## rv32i
module rv32i (
    input clk,
    rst_n,
    input [32-1:0] instr,
    input [32-1:0] readdata,
    output reg [32-1:0] pc,
    output [32-1:0] adrdata,
    output [32-1:0] writedata,
    output we,
    output ecall
);
  reg [32-1:0] pcplus4D;
  wire [32-1:0] pcplus4;
  reg [32-1:0] pcBranchMissed;
  reg [32-1:0] instrD;
  wire stall;
  wire btakenD;
  wire bra_op;
  assign pcplus4 = pc + 4;
  wire pre_bra_op;
  wire [32-1:0] pcbranch;
  wire branchMiss;
  reg [1:0] bra_history[0:31];
  wire [4:0] bra_history_address;
  reg [4:0] bra_history_addressD;
  wire [12:0] imm_bF;
  wire [2:0] funct3F;
  wire [6:0] funct7F;
  wire [7-1:0] opcodeF;
  wire [5-1:0] rs1F, rs2F, rdF;
  wire [19:0] sextF;
  assign {funct7F, rs2F, rs1F, funct3F, rdF, opcodeF} = instr;
  assign sextF = {20{instr[31]}};
  assign imm_bF = {funct7F[6], rdF[0], funct7F[5:0], rdF[4:1], 1'b0};
  assign pre_bra_op = (opcodeF == 7'b1100011);
  assign pcbranch = pcplus4 + {sextF[18:0], imm_bF};
  assign bra_history_address = pc[6:2];
  wire bra_history_now;
  assign bra_history_now = bra_history[bra_history_address][1];
  always @(posedge clk or negedge rst_n) begin
    if (!rst_n) instrD <= 0;
    else if (!stall & branchMiss & bra_op) instrD <= 32'b0000000000000000000000000_0110011;
    else if (!stall) instrD <= instr;
  end
  integer i;
  always @(posedge clk or negedge rst_n) begin
    if (!rst_n) begin
      pc <= 0;
      pcBranchMissed <= 0;
      bra_history_addressD <= 0;
    end else if (!stall & branchMiss & bra_op) pc <= pcBranchMissed;
    else if (!stall & pre_bra_op & bra_history_now) begin
      pc <= pcbranch;
      pcBranchMissed <= pcplus4;
      bra_history_addressD <= bra_history_address;
  ...
Size: ~1500 flip-flops, about 160 I/O pins, ~81000 sq um of cells after synthesis.
Settings: LEC_CHECK=0, CAP_MARGIN=40, CORE_MARGIN=2, CORE_UTILIZATION=58, SLEW_MARGIN=40; clock period 7.9 ns.
run.sh (not shown) runs the stock make flow with config.mk's settings and CLKGATE_MAP_FILE=.
The starting point finished with negative setup slack left.
Change:
--- a/flow/config.mk
+++ b/flow/config.mk
@@ -7,5 +7,9 @@
 export LEC_CHECK = 0
-export CAP_MARGIN = 40
+export CAP_MARGIN = 20
 export CORE_MARGIN = 2
-export CORE_UTILIZATION = 58
-export SLEW_MARGIN = 40
+export CORE_UTILIZATION = 72
+export CTS_CLUSTER_SIZE = 62
+export PLACE_DENSITY_LB_ADDON = 0.0
+export SETUP_SLACK_MARGIN = 2.62
+export SLEW_MARGIN = 20
+export TNS_END_PERCENT = 95
==> flow/constraint.sdc (replaced) <==
create_clock -name core_clock -period 10.8 [get_ports {clk}]
set_input_delay 2.1600 -clock core_clock [delete_from_list [all_inputs] [get_ports {clk}]]
set_output_delay 2.1600 -clock core_clock [all_outputs]
set_load 0.01 [all_outputs]
Effect: The new run did not get past 5_1_grt; die size is lower by about 20%; synthesized area is unchanged; synthesized cell count does not change.
Change:
==> flow/config.mk (replaced) <==
export PLATFORM = sky130hd
export DESIGN_NAME = rv32i
export DESIGN_NICKNAME = rv32i
export VERILOG_FILES = /design/flow/design.v
export SDC_FILE = /design/flow/constraint.sdc
export NUM_CORES = 4
export LEC_CHECK = 0
export CAP_MARGIN = 40
export CORE_MARGIN = 2
export CORE_UTILIZATION = 40
export SLEW_MARGIN = 40
==> flow/constraint.sdc (replaced) <==
create_clock -name core_clock -period 11.4 [get_ports {clk}]
set_input_delay 2.2800 -clock core_clock [delete_from_list [all_inputs] [get_ports {clk}]]
set_output_delay 2.2800 -clock core_clock [all_outputs]
set_load 0.01 [all_outputs]
With this change the flow passed the timing, DRC and antenna checks.
Die size grows by well over a third.
Area after synthesis does not change.
Synthesized cell count does not change.
Change:
--- a/flow/config.mk
+++ b/flow/config.mk
@@ -9,3 +9,6 @@
 export CORE_MARGIN = 2
-export CORE_UTILIZATION = 40
+export CORE_UTILIZATION = 67
+export CTS_CLUSTER_DIAMETER = 349
+export CTS_CLUSTER_SIZE = 98
+export PLACE_DENSITY = 0.36
 export SLEW_MARGIN = 40
==> flow/constraint.sdc (replaced) <==
create_clock -name core_clock -period 9.19 [get_ports {clk}]
set_input_delay 1.8380 -clock core_clock [delete_from_list [all_inputs] [get_ports {clk}]]
set_output_delay 1.8380 -clock core_clock [all_outputs]
set_load 0.01 [all_outputs]
Effect:
- The new run did not get past 5_1_grt with GRT-0232
- die area fell by 40%
- synthesized cell count stays the same
- synthesized area stays the same
Change:
==> flow/config.mk (replaced) <==
export PLATFORM = sky130hd
export DESIGN_NAME = rv32i
export DESIGN_NICKNAME = rv32i
export VERILOG_FILES = /design/flow/design.v
export SDC_FILE = /design/flow/constraint.sdc
export NUM_CORES = 4
export LEC_CHECK = 0
export CAP_MARGIN = 15
export CORE_MARGIN = 2
export CORE_UTILIZATION = 65
export SETUP_SLACK_MARGIN = 2.04
export SLEW_MARGIN = 40
==> flow/constraint.sdc (replaced) <==
create_clock -name core_clock -period 7.91 [get_ports {clk}]
set_input_delay 1.5820 -clock core_clock [delete_from_list [all_inputs] [get_ports {clk}]]
set_output_delay 1.5820 -clock core_clock [all_outputs]
set_load 0.01 [all_outputs]
Result: The changed run failed in 5_1_grt, error ODB-0269; synthesized area is unchanged; synthesized cell count is unchanged; die size is higher by a few percent.

========
The RTL this note starts from:
==> flow/design.v <==
module alu (
  input [32-1:0] a, b, 
  input [2:0] s, 
  input ext,addcom,
  output [32-1:0] y );
  wire [4:0] shamt;
  wire signed [31:0] sa, sb, sy, slt;
  wire [31:0] sltu;
  wire [31:0] yy;
  assign sa = $signed(a);
  assign sb = $signed(b);
  assign shamt = b[4:0];
  assign sy = sa >>> shamt;
  assign sltu = a <b ? 1:0;
  assign slt = sa <sb ? 1:0;
  assign y = addcom ?  a+b: yy;
  assign yy = s==3'b000 & ext ? a-b:
  			 s==3'b000 & ~ext ? a+b:
             s==3'b100 ? a ^ b:
             s==3'b110 ? a | b:
             s==3'b111 ? a & b:
             s==3'b010 ? slt:
             s==3'b011 ? sltu:
             s==3'b001 ? a << shamt:
             s==3'b101 & ~ext ? a >> shamt:
             s==3'b101 & ext ? sy: 0;
endmodule
module rfile (
 input clk,
 input [5-1:0] a1, a2, a3,
 output [32-1:0] rd1, rd2,
 input [32-1:0] wd3,
 input we3);
	reg [32-1:0] rf[0:32-1];
	assign rd1 = |a1 == 0 ? 0: rf[a1];
	assign rd2 = |a2 == 0 ? 0: rf[a2];
	always @(negedge clk) 
		if(we3) rf[a3] <= wd3;
endmodule
module rv32i (
    input clk,
    rst_n,
    input [32-1:0] instr,
    input [32-1:0] readdata,
    output reg [32-1:0] pc,
    output [32-1:0] adrdata,
    output [32-1:0] writedata,
    output we,
    output ecall
);
  reg [32-1:0] pcplus4D;
  wire [32-1:0] pcplus4;
  reg [32-1:0] pcBranchMissed;
  reg [32-1:0] instrD;
  wire stall;
  wire btakenD;
  wire bra_op;
  assign pcplus4 = pc + 4;
  wire pre_bra_op;
  wire [32-1:0] pcbranch;
  wire branchMiss;
  reg [1:0] bra_history[0:31];
  wire [4:0] bra_history_address;
  reg [4:0] bra_history_addressD;
  wire [12:0] imm_bF;
  wire [2:0] funct3F;
  wire [6:0] funct7F;
  wire [7-1:0] opcodeF;
  wire [5-1:0] rs1F, rs2F, rdF;
  wire [19:0] sextF;
  assign {funct7F, rs2F, rs1F, funct3F, rdF, opcodeF} = instr;
  assign sextF = {20{instr[31]}};
  assign imm_bF = {funct7F[6], rdF[0], funct7F[5:0], rdF[4:1], 1'b0};
  assign pre_bra_op = (opcodeF == 7'b1100011);
  assign pcbranch = pcplus4 + {sextF[18:0], imm_bF};
  assign bra_history_address = pc[6:2];
  wire bra_history_now;
  assign bra_history_now = bra_history[bra_history_address][1];
  always @(posedge clk or negedge rst_n) begin
    if (!rst_n) instrD <= 0;
    else if (!stall & branchMiss & bra_op) instrD <= 32'b0000000000000000000000000_0110011;
    else if (!stall) instrD <= instr;
  end
  integer i;
  always @(posedge clk or negedge rst_n) begin
    if (!rst_n) begin
      pc <= 0;
      pcBranchMissed <= 0;
      bra_history_addressD <= 0;
    end else if (!stall & branchMiss & bra_op) pc <= pcBranchMissed;
    else if (!stall & pre_bra_op & bra_history_now) begin
      pc <= pcbranch;
      pcBranchMissed <= pcplus4;
      bra_history_addressD <= bra_history_address;
    end else if (!stall & pre_bra_op & !bra_history_now) begin
      pc <= pcplus4;
      pcBranchMissed <= pcbranch;
      bra_history_addressD <= bra_history_address;
    end else if (!stall & branchMiss & bra_op) pc <= pcBranchMissed;
    else if (!stall) pc <= pcplus4;
  end
  always @(posedge clk or negedge rst_n) begin
    if (!rst_n) begin
      for (i = 0; i < 32; i = i + 1) begin
        bra_history[i] <= 2'b10;
      end
    end else if (!stall & bra_op & btakenD & bra_history[bra_history_addressD] != 2'b11)
      bra_history[bra_history_addressD] <= bra_history[bra_history_addressD] + 1;
    else if (!stall & bra_op & !btakenD & bra_history[bra_history_addressD] != 2'b00)
      bra_history[bra_history_addressD] <= bra_history[bra_history_addressD] - 1;
  end
  wire addcom;
  wire [2:0] funct3;
  wire [6:0] funct7;
  wire [5-1:0] rs1, rs2, rd;
  wire [32-1:0] reg1, reg2, reg1f, reg2f;
  wire [7-1:0] opcode;
  wire [ 5-1:0] shamt;
  wire [7-1:0] func;
  wire [11:0] imm_i, imm_s;
  wire [12:0] imm_b;
  wire [20:0] imm_j, imm_u;
  wire rwe;
  wire alu_op, imm_op;
  wire sw_op, beq_op, bne_op, blt_op, bge_op, bltu_op, bgeu_op, lw_op;
  wire slt_op, ecall_op;
  wire lui_op;
  wire ext;
  wire signed [31:0] sreg1, sreg2;
  wire [19:0] sext;
  wire [32-1:0] imm;
  reg [32-1:0] immE, reg1E, reg2E;
  wire [32-1:0] resultdata;
  reg [5-1:0] rdE, rdW;
  reg [2:0] funct3E;
  reg extE, sw_opE, lw_opE, lw_opM, lui_opE, ecall_opE, rweE, rweM, addcomE;
  reg [5-1:0] rdM;
  reg rweW, alu_opE;
  reg [5-1:0] rs1E, rs2E;
  wire lwstall, branchstall;
  reg [32-1:0] resultM;
  assign sreg1 = $signed(reg1f);
  assign sreg2 = $signed(reg2f);
  assign {funct7, rs2, rs1, funct3, rd, opcode} = instrD;
  assign sext = {20{instrD[31]}};
  assign imm_i = {funct7, rs2};
  assign imm_s = {funct7, rd};
  assign imm_b = {funct7[6], rd[0], funct7[5:0], rd[4:1], 1'b0};
  assign imm_j = {instrD[31], instrD[19:12], instrD[20], instrD[30:21], 1'b0};
  assign imm_u = instrD[31:12];
  assign sw_op = (opcode == 7'b0100011) & (funct3 == 3'b010);
  assign lw_op = (opcode == 7'b0000011) & (funct3 == 3'b010);
  assign alu_op = (opcode == 7'b0110011);
  assign imm_op = (opcode == 7'b0010011);
  assign bra_op = (opcode == 7'b1100011);
  assign lui_op = (opcode == 7'b0110111);
  assign beq_op = bra_op & (funct3 == 3'b000);
  assign bne_op = bra_op & (funct3 == 3'b001);
  assign blt_op = bra_op & (funct3 == 3'b100);
  assign bge_op = bra_op & (funct3 == 3'b101);
  assign bltu_op = bra_op & (funct3 == 3'b110);
  assign bgeu_op = bra_op & (funct3 == 3'b111);
  assign ecall_op = (opcode == 7'b1110011) & (funct3 == 3'b000);
  assign ext = alu_op & funct7[5];
  assign imm = imm_op | lw_op ? {sext, imm_i}:
				sw_op ? {sext, imm_s}:
	      lui_op ? {imm_u,12'b0}: {sext[10:0], imm_j};
  assign rwe = lw_op | alu_op | imm_op | lui_op;
  assign addcom = (lw_op | sw_op);
  rfile rfile_1 (
      .clk(clk),
      .rd1(reg1),
      .a1 (rs1),
      .rd2(reg2),
      .a2 (rs2),
      .wd3(resultdata),
      .a3 (rdW),
      .we3(rweW)
  );
  assign lwstall = ((rs1 == rdE) | ((rs2 == rdE) & !imm_op)) & lw_opE;
  assign branchstall =  (bra_op & rweE & (rs1 == rdE | rs2 == rdE)) |
      (bra_op & lw_opM & (rs1 == rdM | rs2 == rdM));
  assign stall = lwstall | branchstall;
  assign branchMiss = btakenD != bra_history[bra_history_addressD][1];
  assign reg1f = (rs1 != 0) & (rs1 == rdM) & rweM ? resultM : reg1;
  assign reg2f = (rs2 != 0) & (rs2 == rdM) & rweM ? resultM : reg2;
  assign btakenD = beq_op & (reg1f == reg2f) | bne_op & (reg1f != reg2f) |
		blt_op & (sreg1<sreg2)  | bge_op & (sreg1>=sreg2)  |
		bltu_op & (reg1f<reg2f)  | bgeu_op & (reg1f>=reg2f);
  always @(posedge clk or negedge rst_n) begin
    if (!rst_n) begin
      reg1E <= 0;
      reg2E <= 0;
      rdE <= 0;
      rs1E <= 0;
      rs2E <= 0;
      funct3E <= 0;
      sw_opE <= 0;
      lw_opE <= 0;
      ecall_opE <= 0;
      lui_opE <= 0;
      alu_opE <= 0;
      rweE <= 0;
      addcomE <= 0;
      extE <= 0;
      immE <= 0;
    end else if (stall) begin
      sw_opE <= 0;
      rweE   <= 0;
      lw_opE <= 0;
    end else begin
      reg1E <= reg1f;
      reg2E <= reg2f;
      rdE <= rd;
      rs1E <= rs1;
      rs2E <= rs2;
      funct3E <= funct3;
      sw_opE <= sw_op;
      lw_opE <= lw_op;
      ecall_opE <= ecall_op;
      lui_opE <= lui_op;
      alu_opE <= alu_op;
      rweE <= rwe;
      addcomE <= addcom;
      extE <= ext;
      immE <= imm;
    end
  end
  wire [32-1:0] srca, srcb, alub, result, aluresult;
  reg [32-1:0] alubM;
  reg sw_opM, ecall_opM;
  wire [32-1:0] fdata;
  reg  [32-1:0] fdataW;
  assign result = lui_opE ? immE : aluresult;
  assign srca = rweM & rs1E!=0 & rdM == rs1E ? resultM:
				rweW & rs1E!=0 & rdW == rs1E ? fdataW: reg1E;
  assign srcb = alu_opE ? alub : immE;
  assign alub = rweM & rs2E!=0 & rdM == rs2E ? resultM:
				rweW & rs2E!=0 & rdW == rs2E ? fdataW: reg2E;
  alu alu_1 (
      .a(srca),
      .b(srcb),
      .s(funct3E),
      .ext(extE),
      .addcom(addcomE),
      .y(aluresult)
  );
  always @(posedge clk or negedge rst_n) begin
    if (!rst_n) begin
      resultM <= 0;
      alubM <= 0;
      rdM <= 0;
      rweM <= 0;
      sw_opM <= 0;
      lw_opM <= 0;
      ecall_opM <= 0;
    end else begin
      resultM <= result;
      alubM <= alub;
      rdM <= rdE;
      rweM <= rweE;
      sw_opM <= sw_opE;
      lw_opM <= lw_opE;
      ecall_opM <= ecall_opE;
    end
  end
  reg lw_opW, ecall_opW;
  reg [32-1:0] resultW;
  reg [32-1:0] readdataW;
  assign we = sw_opM;
  assign adrdata = resultM;
  assign writedata = alubM;
  assign fdata = lw_opM ? readdata : resultM;
  always @(posedge clk or negedge rst_n) begin
    if (!rst_n) begin
      lw_opW <= 0;
      ecall_opW <= 0;
      rdW <= 0;
      rweW <= 0;
      fdataW <= 0;
      resultW <= 0;
      readdataW <= 0;
    end else begin
      lw_opW <= lw_opM;
      ecall_opW <= ecall_opM;
      rdW <= rdM;
      rweW <= rweM;
      readdataW <= readdata;
      fdataW <= fdata;
      resultW <= resultM;
    end
  end
  assign ecall = ecall_opW;
  assign resultdata = lw_opW ? readdataW : resultW;
endmodule
clock: 11.5 ns
lec_check: 0
cap_margin: 30
core_aspect_ratio: 1.88
core_margin: 2
core_utilization: 40
slew_margin: 40
Next try:
--- a/flow/config.mk
+++ b/flow/config.mk
@@ -6,7 +6,9 @@
 export NUM_CORES = 4
 export LEC_CHECK = 0
-export CAP_MARGIN = 30
-export CORE_ASPECT_RATIO = 1.88
+export CAP_MARGIN = 0
 export CORE_MARGIN = 2
-export CORE_UTILIZATION = 40
+export CORE_UTILIZATION = 72
+export CTS_CLUSTER_DIAMETER = 390
+export CTS_CLUSTER_SIZE = 93
+export PLACE_DENSITY = 0.39
 export SLEW_MARGIN = 40
==> flow/constraint.sdc (replaced) <==
create_clock -name core_clock -period 6.33 [get_ports {clk}]
set_input_delay 1.2660 -clock core_clock [delete_from_list [all_inputs] [get_ports {clk}]]
set_output_delay 1.2660 -clock core_clock [all_outputs]
set_load 0.01 [all_outputs]
What happened: With this change the flow never finished: it broke off in 5_1_grt with GRT-0116; synthesized area is unchanged; die size went down by well over a third; synthesized cell count does not change.
Next try:
==> flow/config.mk (replaced) <==
export PLATFORM = sky130hd
export DESIGN_NAME = rv32i
export DESIGN_NICKNAME = rv32i
export VERILOG_FILES = /design/flow/design.v
export SDC_FILE = /design/flow/constraint.sdc
export NUM_CORES = 4
export LEC_CHECK = 0
export CAP_MARGIN = 20
export CORE_MARGIN = 2
export CORE_UTILIZATION = 56
export SETUP_SLACK_MARGIN = 1.57
export SLEW_MARGIN = 20
==> flow/constraint.sdc (replaced) <==
create_clock -name core_clock -period 6.62 [get_ports {clk}]
set_input_delay 1.3240 -clock core_clock [delete_from_list [all_inputs] [get_ports {clk}]]
set_output_delay 1.3240 -clock core_clock [all_outputs]
set_load 0.01 [all_outputs]
This time the run produced a layout that fails on negative setup slack.
Die size rises by 28%.
Synthesized area does not change.
Synthesized cell count does not change.
Next try:
==> flow/config.mk (replaced) <==
export PLATFORM = sky130hd
export DESIGN_NAME = rv32i
export DESIGN_NICKNAME = rv32i
export VERILOG_FILES = /design/flow/design.v
export SDC_FILE = /design/flow/constraint.sdc
export NUM_CORES = 4
export LEC_CHECK = 0
export CAP_MARGIN = 40
export CORE_MARGIN = 2
export CORE_UTILIZATION = 72
export CTS_CLUSTER_DIAMETER = 390
export CTS_CLUSTER_SIZE = 93
export PLACE_DENSITY = 0.4
export SETUP_SLACK_MARGIN = -0.59
export SLEW_MARGIN = 40
==> flow/constraint.sdc (replaced) <==
create_clock -name core_clock -period 6.33 [get_ports {clk}]
set_input_delay 1.2660 -clock core_clock [delete_from_list [all_inputs] [get_ports {clk}]]
set_output_delay 1.2660 -clock core_clock [all_outputs]
set_load 0.01 [all_outputs]
=>
- Now the flow stopped in 5_1_grt (GRT-0116)
- synthesized area does not change
- synthesized cell count stays the same
- die area fell by 22%
